Design amber_mul, start of the top module:
module amber_mul (
input                       i_clk,
input                       i_rst,           
input                       i_start,
input                       i_accumulate,    
input       [31:0]          i_a,             
input       [31:0]          i_b,             
input       [31:0]          i_c,             
output                      o_ready,
output                      o_done,
output      [31:0]          o_result,
output      [1:0]           o_flags          
);
For scale: ~1,000 cells after synthesis, roughly 140 flip-flops, ~140 I/O pins.
clock: 4.3 ns
lec_check: 0
cap_margin: 20
core_margin: 2
core_utilization: 68
cts_cluster_size: 35
slew_margin: 20
run.sh (not shown) runs the stock make flow with config.mk's settings and CLKGATE_MAP_FILE=.
The first run reached the layout checks and failed them: setup timing.
==> next run, changes <==
Settings changed: CORE_UTILIZATION 68 to 50, CTS_CLUSTER_SIZE 35 to not set.
Clock period 4.3 ns to 2.72 ns, I/O delays scaled along.
Result: The changed run completed, yet does not pass: setup timing; critical path depth increases by 1; cell count increases by 20%; worst hold slack degrades by 0.016 ns; via count decreases by 8.5%; routed wire length decreases by 16%.
==> next run, changes <==
Settings changed: CORE_UTILIZATION 50 to 40, PLACE_DENSITY set to 0.6.
Clock period 2.72 ns to 5.0 ns, I/O delays scaled along.
Outcome:
- Now the flow finished clean
- global-route usage goes down by 8.6 points
- critical path depth does not change
- cell area drops by 19%
- hold slack gets worse by 0.017 ns
- setup slack gets better by 1.9 ns
- cell count shrinks by 14%
==> next run, changes <==
Settings changed: CORE_ASPECT_RATIO set to 0.5, CORE_MARGIN 2 to 7, CORE_UTILIZATION 40 to 56, CTS_CLUSTER_DIAMETER set to 318, CTS_CLUSTER_SIZE set to 49, PLACE_DENSITY 0.6 to 0.35.
The new run ran to the end with no violations.
Hold slack barely changes.
Sequential power barely changes.
Combinational power climbs by about 3%.
Synthesized cell count is unchanged.
Worst setup slack gets better by 0.0039 ns.
Power climbs by 1.6%.
First-iteration DRC count climbs by 14%.
Count of clock-buffer cells in the layout drops by 5.
Sequential share of layout area climbs by 0.30 points.
Fmax barely changes.
Non-clock buffer count drops by 4.
==> next run, changes <==
Settings changed: CAP_MARGIN 20 to 40, CORE_ASPECT_RATIO 0.5 to not set, CORE_MARGIN 7 to 2, CORE_UTILIZATION 56 to 40, CTS_CLUSTER_DIAMETER 318 to not set, CTS_CLUSTER_SIZE 49 to not set, GPL_ROUTABILITY_DRIVEN set to 0, PLACE_DENSITY 0.35 to not set.
After rerunning: Setup slack is better by 0.077 ns. Synthesized area stays the same. Die size increases by 20%. Total power goes down by 0.43%. Clock skew goes up by 0.0068 ns. Combinational power decreases by about 3%. First-iteration DRC count is lower by 34%. Wire length went down by 7.8%. Core utilization fell by 21 points.


amber_mul again, from the RTL that the note above started with.
// amber_mul
module amber_mul (
input                       i_clk,
input                       i_rst,           
input                       i_start,
input                       i_accumulate,    
input       [31:0]          i_a,             
input       [31:0]          i_b,             
input       [31:0]          i_c,             
output                      o_ready,
output                      o_done,
output      [31:0]          o_result,
output      [1:0]           o_flags          
);
export LEC_CHECK = 0
export CAP_MARGIN = 20
export CELL_PAD_IN_SITES_DETAIL_PLACEMENT = 2
export CELL_PAD_IN_SITES_GLOBAL_PLACEMENT = 1
export CORE_MARGIN = 3
export CORE_UTILIZATION = 40
export GPL_TIMING_DRIVEN = 0
export MAX_ROUTING_LAYER = met4
export PLACE_DENSITY_LB_ADDON = 0.03
export SETUP_SLACK_MARGIN = 0.35
export SLEW_MARGIN = 40
export TNS_END_PERCENT = 95
create_clock -name core_clock -period 2.88 [get_ports {i_clk}]
The first run aborted during global routing.
Change:
- CELL_PAD_IN_SITES_DETAIL_PLACEMENT: 2 -> not set
- CELL_PAD_IN_SITES_GLOBAL_PLACEMENT: 1 -> not set
- CORE_MARGIN: 3 -> 2
- CORE_UTILIZATION: 40 -> 60
- GPL_TIMING_DRIVEN: 0 -> not set
- MAX_ROUTING_LAYER: met4 -> not set
- PLACE_DENSITY_LB_ADDON: 0.03 -> not set
- SETUP_SLACK_MARGIN: 0.35 -> not set
- SLEW_MARGIN: 40 -> 20
- TNS_END_PERCENT: 95 -> not set
- clock period: 2.88 -> 2.72 ns (I/O delays scaled with it)
=>
- The changed run did not get past global routing on GRT-0232
- die size fell by about 34%
- synthesized area does not change
- synthesized cell count does not change
Change:
- CORE_UTILIZATION: 60 -> 63
- PLACE_DENSITY: not set -> 0.6
- clock period: 2.72 -> 4.85 ns (I/O delays scaled with it)
The changed run finished with timing, DRC and antenna clean.
Die area went down by 4.6%.
Synthesized area is unchanged.
Synthesized cell count does not change.
Power figures rest on the tool's default switching activity, not on a simulated workload.
